==> flow/design.v <==
module fpmultiplier (output logic [31:0] product, output logic ready,
		input logic [31:0] a, input logic clock, nreset);
enum {activation, start, loada, loadb, check, special, regularcalculation,carries, final_output}state;
logic [31:0] multi_a, multi_b;
logic [47:0] manti_48bit;
logic [22:0] manti_23bit; 
logic [9:0] expon; 
logic sign;
logic infinite_a,NaN_a,zero_a,infinite_b,NaN_b,zero_b; 
assign  infinite_a = (multi_a[30:23]==8'b11111111)&&(multi_a[22:0]==0);
assign  NaN_a = (multi_a[30:23]==8'b11111111)&&(multi_a[22:0]!=0);
assign  zero_a = (multi_a[30:23]==0);
assign  infinite_b = (multi_b[30:23]==8'b11111111)&&(multi_b[22:0]==0);
assign  NaN_b = (multi_b[30:23]==8'b11111111)&&(multi_b[22:0]!=0);
assign  zero_b = (multi_b[30:23]==0); 
always_ff @(posedge clock, negedge nreset)
if (~nreset)
  begin 
  product <=0;
  multi_a <= 0;
  multi_b <= 0;
  state <= start;
  ready <= 0;
  end
else
begin 
  case (state)
    activation:
           begin
           ready <=1;
           end
    start: 
           begin
           ready <= 0;
           state <= loada;
           end
    loada: 
           begin 
           multi_a <= a;
           state <= loadb;
           end
    loadb: 
           begin
           multi_b <= a;
           state <= check;        
           end
    check:
           begin
           sign <= multi_a[31]^multi_b[31];
           if(NaN_a||infinite_a||zero_a||NaN_b||infinite_b||zero_b)
           state <= special;
           else
           state <= regularcalculation;
           end
    special:
           begin
            state <= final_output;
            if (NaN_a||NaN_b) 
              begin
              expon <= 10'b0011111111;
              manti_23bit <= 1;
              end
            else if (infinite_a||infinite_b) 
              begin
              if (zero_a|zero_b)  
                begin
                expon <= 10'b0011111111;
                manti_23bit <= 1;  
                end
              else 
                begin
                expon <= 10'b0011111111;
                manti_23bit <= 0;
                end
              end
            else 
              begin 
              expon <= 10'b0000000000;
              manti_23bit <= 0;
              end
           end
    regularcalculation:
           begin
           state <= carries;
           sign <= multi_a[31]^multi_b[31];
           manti_48bit <= {1'b1, {multi_a[22:0]}}*{1'b1, {multi_b[22:0]}};
           expon <= {2'b00,multi_a[30:23]}+{2'b00,multi_b[30:23]}-10'd127; 
           end 
    carries:
           begin 
           state <= final_output;
           if (manti_48bit[47]==1)  
             begin
             expon <= expon + 1'b1; 
             manti_48bit <= manti_48bit>>1|{{25{1'b0}},1'b1,{22{1'b0}}}; 
             end
           else
             begin  
             manti_48bit <= manti_48bit|{{25{1'b0}},1'b1,{22{1'b0}}}; 
             end
           end
    final_output:
           begin 
           ready <= 1;
           state <= start;        
           if (NaN_a||infinite_a||zero_a||NaN_b||infinite_b||zero_b)
             product <= {sign,expon[7:0],manti_23bit};
           else if ($signed(expon) >= 255)
             product <= {sign,8'b11111111,23'd0};
           else if ($signed(expon) <= 0)
             product <= {sign,31'd0};
           else 
             product <= {sign,expon[7:0],manti_48bit[45:23]};
           end 
  endcase
end
endmodule
Settings: LEC_CHECK=0, ABC_AREA=0, CAP_MARGIN=20, CORE_ASPECT_RATIO=1.02, CORE_MARGIN=9, CORE_UTILIZATION=40, CTS_CLUSTER_SIZE=72, GPL_TIMING_DRIVEN=0, PLACE_DENSITY=0.47, SETUP_SLACK_MARGIN=1.93, SLEW_MARGIN=0; clock period 9.37 ns.
run.sh (not shown) runs the stock make flow with config.mk's settings and CLKGATE_MAP_FILE=.
The baseline completed without violations.
Next try:
ABC_AREA = not set   (was 0)
CORE_ASPECT_RATIO = not set   (was 1.02)
CORE_MARGIN = 2   (was 9)
CTS_CLUSTER_SIZE = not set   (was 72)
GPL_TIMING_DRIVEN = not set   (was 0)
HOLD_SLACK_MARGIN = 0.02   (was not set)
MAX_ROUTING_LAYER = met4   (was not set)
PLACE_DENSITY = not set   (was 0.47)
PLACE_DENSITY_LB_ADDON = 0.22   (was not set)
SETUP_SLACK_MARGIN = not set   (was 1.93)
SLEW_MARGIN = 15   (was 0)
clock period = 9.0 ns   (was 9.37 ns; I/O delays follow)
The new run passed the timing, design-rule and antenna checks; fmax fell by about 9%; routed wire length fell by about 20%; hold slack is worse by 6.2 ps; design area fell by about 5%; area after synthesis does not change; clock-buffer cell count does not change.
Next try:
CORE_UTILIZATION = 66   (was 40)
HOLD_SLACK_MARGIN = not set   (was 0.02)
MAX_ROUTING_LAYER = not set   (was met4)
PLACE_DENSITY = 0.6   (was not set)
PLACE_DENSITY_LB_ADDON = not set   (was 0.22)
SLEW_MARGIN = 20   (was 15)
clock period = 13.4 ns   (was 9.0 ns; I/O delays follow)
Total power came out lower by 33%; worst setup slack gains 3900 ps; core utilization came out higher by 28 points; synthesized area does not change; final cell count came out lower by about 10%; routed wire length came out lower by about 4.5%; clock-buffer cell count came out lower by 2; final area came out lower by about 1.7%; die size came out lower by 39%; first-iteration DRC count came out lower by 7.4%.
Next try:
CORE_UTILIZATION = 64   (was 66)
HOLD_SLACK_MARGIN = -0.09   (was not set)
TNS_END_PERCENT = 5   (was not set)
clock period = 6.26 ns   (was 13.4 ns; I/O delays follow)
What happened:
- Now the flow produced a layout that fails on negative setup slack
- clock power went up by 130%
- core utilization came out higher by 4.9 points
- area after synthesis does not change
- wire length increases by 7.1%
- final area rose by 9.9%
Next try:
CORE_UTILIZATION = 66   (was 64)
CTS_CLUSTER_DIAMETER = 43   (was not set)
SETUP_SLACK_MARGIN = 0.8   (was not set)
The changed run ran to the end with violations: negative setup slack.
Hold slack barely changes.
Flip-flop count is unchanged.
Final cell count went down by 0.96%.
Design area is about the same.
Register-to-register slack stays flat.
Non-clock buffer count went up by 8.
Worst setup slack got worse by 11 ps.
Via count went up by 1.1%.
Sequential share of layout area is about the same.
Clock-buffer cell count is unchanged.
Clock skew went up by 3.6 ps.
Next try:
CORE_UTILIZATION = 40   (was 66)
CTS_CLUSTER_DIAMETER = not set   (was 43)
HOLD_SLACK_MARGIN = not set   (was -0.09)
SETUP_SLACK_MARGIN = not set   (was 0.8)
TNS_END_PERCENT = not set   (was 5)
clock period = 8.27 ns   (was 6.26 ns; I/O delays follow)
Outcome: Now the flow finished clean. Area after synthesis does not change. Design area shrinks by 7.3%. Wire length shrinks by 5.6%. Register-to-register slack improved by 1400 ps. Combinational power shrinks by 29%. Count of clock-buffer cells in the layout grows by 1.
Power is estimated from default activity; no workload was simulated.
